run A:
## ALU
module ALU(
    input logic CLK,
    input logic RST,
    input logic ACT,
    input logic[3:0]  OP,
    input logic[1:0]  MOVI,
    input logic[31:0] REG_A,
    input logic[31:0] REG_B,
    input logic[31:0] MEM,
    input logic[31:0] IMM,
    output logic[31:0] DATA,
    output logic       RDY,
    output logic       VLD
);
    typedef enum logic [1:0] {
        INIT,
        FIRST_STAGE,
        MUL_FIRST_STAGE,
        MUL_SECOND_STAGE
    } state_type;
    state_type state_curr;
    state_type state_next;
    logic[31:0] operand_A;
    logic[31:0] operand_B;
    logic[31:0] norm_res;
    logic[31:0] norm_reg;
    logic[63:0] mult_res;
    logic       mult_req;
    always_comb begin
        case (state_curr)
            INIT:
                if (ACT) begin
                    if (mult_req)
                        state_next = MUL_FIRST_STAGE;
                    else
                        state_next = FIRST_STAGE;
                end else
                     state_next = INIT;
            FIRST_STAGE:      state_next = INIT;
            MUL_FIRST_STAGE:  state_next = MUL_SECOND_STAGE;
  ...
For scale: about 6500 cells after synthesis, roughly 98 flip-flops, ~170 I/O pins, about 47000 sq um of cells after synthesis.
Settings: LEC_CHECK=0, ABC_AREA=1, CAP_MARGIN=5, CORE_MARGIN=2, CORE_UTILIZATION=72, CTS_CLUSTER_DIAMETER=29, SETUP_SLACK_MARGIN=0.28, SLEW_MARGIN=20; clock period 3.56 ns.
run.sh (not shown) runs the stock make flow with config.mk's settings and CLKGATE_MAP_FILE=.
Tool error GRT-0116 stopped run A during global routing; no final results.
### run A -> run B
- ABC_AREA now 0, was 1
- CTS_CLUSTER_DIAMETER now 397, was 29
- SETUP_SLACK_MARGIN now -0.34, was 0.28
- CORE_UTILIZATION now 70, was 72
Notes after the runs:
- The flow ended early for run B: it failed with a tool error in global routing.
- Run A got as far as global routing, where a tool error ended the run.
- Compared with run A, run B shows initial core utilization lower by 1.7 points.
- Lower mean instance size in the synthesized netlist was reported by run A, not run B.
- Half-perimeter wire length after detailed placement, run B vs run A: up slightly
- Run A → run B: net count after synthesis down 17%, vertical die size lower, synthesized area saw a decrease, synthesized cell count saw a decrease.
- Taking run A over run B, the number of buffers inserted to repair setup after CTS ratio works out to 1.13.
- Die outline width in run B vs run A: down 2.6%
- Changes observed in run B relative to run A: area enclosed by the die boundary fell by about 5%, post-synth area from yosys stat fell by 3700 sq um.
Inputs modified between run B and run C:
- CAP_MARGIN: 5 -> 20
- CORE_UTILIZATION: 70 -> 57
- CTS_CLUSTER_DIAMETER: 397 -> unset
- SETUP_SLACK_MARGIN: -0.34 -> 0.72
- ABC_AREA: 0 -> unset
- the clock period (ns, I/O delays scaled along): 3.56 -> 6.13
==> comparison <==
Run C completed end to end; final checks failed (negative setup slack). Taking run B as the reference, in run C per-instance average area after synthesis ~0 delta, row count +10, number of instances in the placed design +60.
Changes in run D relative to run C:
- CTS_CLUSTER_SIZE newly set to 98
- CTS_CLUSTER_DIAMETER newly set to 392
- SETUP_SLACK_MARGIN removed (was 0.72)
- CORE_UTILIZATION changed from 57 to 72
- ABC_AREA newly set to 0
- the clock period (ns, I/O delays scaled along) changed from 6.13 to 5.92
### Flow results
As the logs show, run D stopped at global routing after a tool error, so it never reached the end of the flow.
Run D vs. run C: number of buffers inserted by post-CTS setup repair up 8, worst setup timing slack at the placement stage dropped 0.18 ns.
Count of flip-flops with a built-in enable after synthesis of run C is on par with run D.
Relative to run C, weighted congestion reported at the end of routability-driven placement increased by about 2.2% in run D.

Starting RTL as in the previous note.
Design ALU, start of the top module:
module ALU(
    input logic CLK,
    input logic RST,
    input logic ACT,
    input logic[3:0]  OP,
    input logic[1:0]  MOVI,
    input logic[31:0] REG_A,
    input logic[31:0] REG_B,
    input logic[31:0] MEM,
    input logic[31:0] IMM,
    output logic[31:0] DATA,
    output logic       RDY,
    output logic       VLD
);
clock: 5.29 ns
lec_check: 0
cap_margin: 10
core_margin: 2
core_utilization: 72
cts_cluster_diameter: 96
cts_cluster_size: 46
place_density: 0.64
setup_slack_margin: 0.93
slew_margin: 20
The baseline aborted during global routing (5_1_grt).
Next try:
CAP_MARGIN = 20   (was 10)
CORE_UTILIZATION = 40   (was 72)
CTS_CLUSTER_DIAMETER = default   (was 96)
CTS_CLUSTER_SIZE = default   (was 46)
PLACE_DENSITY = default   (was 0.64)
SETUP_SLACK_MARGIN = default   (was 0.93)
clock period = 10.3 ns   (was 5.29 ns; I/O delays follow)
=> The new run passed the timing, design-rule and antenna checks. Synthesized cell count does not change. Die area went up by 79%. Area after synthesis stays the same.
Next try:
CORE_UTILIZATION = 70   (was 40)
clock period = 3.56 ns   (was 10.3 ns; I/O delays follow)
The new run aborted during global routing (5_1_grt) with GRT-0116.
Synthesized area stays the same.
Synthesized cell count does not change.
Die area shrinks by 42%.
Next try:
CORE_UTILIZATION = 64   (was 70)
CTS_CLUSTER_DIAMETER = 287   (was default)
PLACE_DENSITY = 0.35   (was default)
TNS_END_PERCENT = 5   (was default)
clock period = 9.11 ns   (was 3.56 ns; I/O delays follow)
What happened: The changed run finished with setup timing left. Area after synthesis does not change. Die area went up by 9.2%. Synthesized cell count does not change.
Next try:
CORE_UTILIZATION = 60   (was 64)
CTS_CLUSTER_DIAMETER = default   (was 287)
MAX_ROUTING_LAYER = met4   (was default)
PLACE_DENSITY = default   (was 0.35)
TNS_END_PERCENT = default   (was 5)
clock period = 8.26 ns   (was 9.11 ns; I/O delays follow)
The changed run finished but failed the layout checks on setup timing.
Via count is higher by 4.7%.
Cell count is higher by 2.8%.
Core utilization is lower by 1.9 points.
Register-to-register slack degrades by 1.1 ns.
Clock-buffer cell count stays the same.
Worst hold slack improves by 0.071 ns.
Next try:
CTS_CLUSTER_SIZE = 84   (was default)
SETUP_SLACK_MARGIN = 1.67   (was default)
clock period = 5.71 ns   (was 8.26 ns; I/O delays follow)
Effect: The new run reached the layout checks and failed them: setup timing. Synthesized cell count stays the same. Wire length increases by about 0.8%. Area after synthesis does not change. Cell area rose by about 4.3%. Register-to-register slack loses 2.2 ns. Worst setup slack gets worse by 1.8 ns.

Starting RTL as in the previous note.
## ALU
module ALU(
    input logic CLK,
    input logic RST,
    input logic ACT,
    input logic[3:0]  OP,
    input logic[1:0]  MOVI,
    input logic[31:0] REG_A,
    input logic[31:0] REG_B,
    input logic[31:0] MEM,
    input logic[31:0] IMM,
    output logic[31:0] DATA,
    output logic       RDY,
    output logic       VLD
);
export LEC_CHECK = 0
export CAP_MARGIN = 10
export CORE_MARGIN = 2
export CORE_UTILIZATION = 72
export CTS_CLUSTER_DIAMETER = 96
export CTS_CLUSTER_SIZE = 46
export PLACE_DENSITY = 0.35
export SETUP_SLACK_MARGIN = 1.56
export SLEW_MARGIN = 20
create_clock -name core_clock -period 5.29 [get_ports {CLK}]
The starting point ended with an error in global routing.
==> next run, changes <==
- ABC_AREA: not set -> 1
- CAP_MARGIN: 10 -> 20
- CTS_CLUSTER_DIAMETER: 96 -> 392
- CTS_CLUSTER_SIZE: 46 -> 98
- PLACE_DENSITY: 0.35 -> not set
- SETUP_SLACK_MARGIN: 1.56 -> not set
- clock period: 5.29 -> 5.92 ns (I/O delays scaled with it)
Outcome: The new run failed in global routing. Die size rose by 8.3%. Synthesized cell count rose by 27%. Area after synthesis rose by 8.4%.
==> next run, changes <==
- ABC_AREA: 1 -> not set
- CORE_UTILIZATION: 72 -> 24
- CTS_CLUSTER_DIAMETER: 392 -> not set
- CTS_CLUSTER_SIZE: 98 -> not set
- clock period: 5.92 -> 16.3 ns (I/O delays scaled with it)
The new run completed with no timing, DRC or antenna violations.
Die area came out higher to 2.7 times its value.
Area after synthesis came out lower by 7.8%.
Synthesized cell count came out lower by 21%.
==> next run, changes <==
- CORE_UTILIZATION: 24 -> 65
- HOLD_SLACK_MARGIN: not set -> 0.3
- SETUP_SLACK_MARGIN: not set -> -0.28
- TNS_END_PERCENT: not set -> 40
- clock period: 16.3 -> 8.67 ns (I/O delays scaled with it)
Outcome: The new run finished but failed the layout checks on negative setup slack; synthesized area stays the same; register-to-register slack got worse by 7.9 ns.
==> next run, changes <==
- CTS_CLUSTER_SIZE: not set -> 89
- HOLD_SLACK_MARGIN: 0.3 -> -0.1
- MAX_ROUTING_LAYER: not set -> met4
- SETUP_SLACK_MARGIN: -0.28 -> not set
- TNS_END_PERCENT: 40 -> not set
- clock period: 8.67 -> 8.26 ns (I/O delays scaled with it)
Now the flow aborted during global routing on GRT-0116.
Synthesized area is unchanged.
Synthesized cell count is unchanged.
Die size does not change.
==> next run, changes <==
- CORE_UTILIZATION: 65 -> 19
- CTS_CLUSTER_SIZE: 89 -> not set
- HOLD_SLACK_MARGIN: -0.1 -> not set
- MAX_ROUTING_LAYER: met4 -> not set
- clock period: 8.26 -> 10.3 ns (I/O delays scaled with it)
After rerunning: This time the run passed the timing, design-rule and antenna checks; die size goes up to 3.4 times its value; synthesized area stays the same; synthesized cell count is unchanged.

ALU again, from the RTL that the note above started with.
Settings: LEC_CHECK=0, ABC_AREA=1, CAP_MARGIN=5, CORE_MARGIN=2, CORE_UTILIZATION=70, SETUP_SLACK_MARGIN=0.28, SLEW_MARGIN=20; clock period 3.56 ns.
The starting point failed in global routing (GRT-0116).
Next try:
--- a/flow/config.mk
+++ b/flow/config.mk
@@ -9 +9 @@
-export CAP_MARGIN = 5
+export CAP_MARGIN = 20
@@ -11,2 +11,4 @@
-export CORE_UTILIZATION = 70
-export SETUP_SLACK_MARGIN = 0.28
+export CORE_UTILIZATION = 40
+export CTS_CLUSTER_DIAMETER = 384
+export CTS_CLUSTER_SIZE = 30
+export SETUP_SLACK_MARGIN = -0.95
==> flow/constraint.sdc (replaced) <==
create_clock -name core_clock -period 10.5 [get_ports {CLK}]
set_input_delay 2.1000 -clock core_clock [delete_from_list [all_inputs] [get_ports {CLK}]]
set_output_delay 2.1000 -clock core_clock [all_outputs]
set_load 0.01 [all_outputs]
=> The changed run finished with timing, DRC and antenna clean; die size rose by 74%; synthesized area does not change; synthesized cell count is unchanged.
Next try:
--- a/flow/config.mk
+++ b/flow/config.mk
@@ -11,2 +11,2 @@
-export CORE_UTILIZATION = 40
-export CTS_CLUSTER_DIAMETER = 384
+export CORE_UTILIZATION = 54
+export CTS_CLUSTER_DIAMETER = 153
@@ -13,0 +14 @@
+export PLACE_DENSITY = 0.43
Outcome:
- The changed run finished clean
- via count grows by 1.2%
- flip-flop count stays the same
- utilization came out higher by 15 points
- fmax is higher by 0.44%
- first-iteration DRC count increases by 21%
- synthesized area does not change
- die area fell by 26%
Next try:
==> flow/config.mk (replaced) <==
export PLATFORM = sky130hd
export DESIGN_NAME = ALU
export DESIGN_NICKNAME = ALU
export VERILOG_FILES = /design/flow/design.v
export SDC_FILE = /design/flow/constraint.sdc
export NUM_CORES = 4
export LEC_CHECK = 0
export ABC_AREA = 1
export CAP_MARGIN = 10
export CELL_PAD_IN_SITES_DETAIL_PLACEMENT = 1
export CELL_PAD_IN_SITES_GLOBAL_PLACEMENT = 3
export CORE_ASPECT_RATIO = 0.94
export CORE_MARGIN = 2
export CORE_UTILIZATION = 71
export GPL_TIMING_DRIVEN = 1
export PLACE_DENSITY_LB_ADDON = 0.12
export SLEW_MARGIN = 0
export TNS_END_PERCENT = 25
Now the flow failed in global placement without I/O with FLW-0024.
Die area drops by 24%.
Area after synthesis is unchanged.
Synthesized cell count is unchanged.
Next try:
--- a/flow/config.mk
+++ b/flow/config.mk
@@ -9 +9 @@
-export CAP_MARGIN = 10
+export CAP_MARGIN = 20
@@ -12 +12 @@
-export CORE_ASPECT_RATIO = 0.94
+export CORE_ASPECT_RATIO = 0.67
@@ -14,5 +14,8 @@
-export CORE_UTILIZATION = 71
-export GPL_TIMING_DRIVEN = 1
-export PLACE_DENSITY_LB_ADDON = 0.12
-export SLEW_MARGIN = 0
-export TNS_END_PERCENT = 25
+export CORE_UTILIZATION = 58
+export CTS_CLUSTER_DIAMETER = 136
+export CTS_CLUSTER_SIZE = 25
+export GPL_ROUTABILITY_DRIVEN = 0
+export HOLD_SLACK_MARGIN = 0.29
+export SETUP_SLACK_MARGIN = 3.09
+export SLEW_MARGIN = 20
+export TNS_END_PERCENT = 90
=> The new run aborted during global placement without I/O, error GPL-0301. Die size came out higher by about a fifth. Synthesized area is unchanged. Synthesized cell count stays the same.
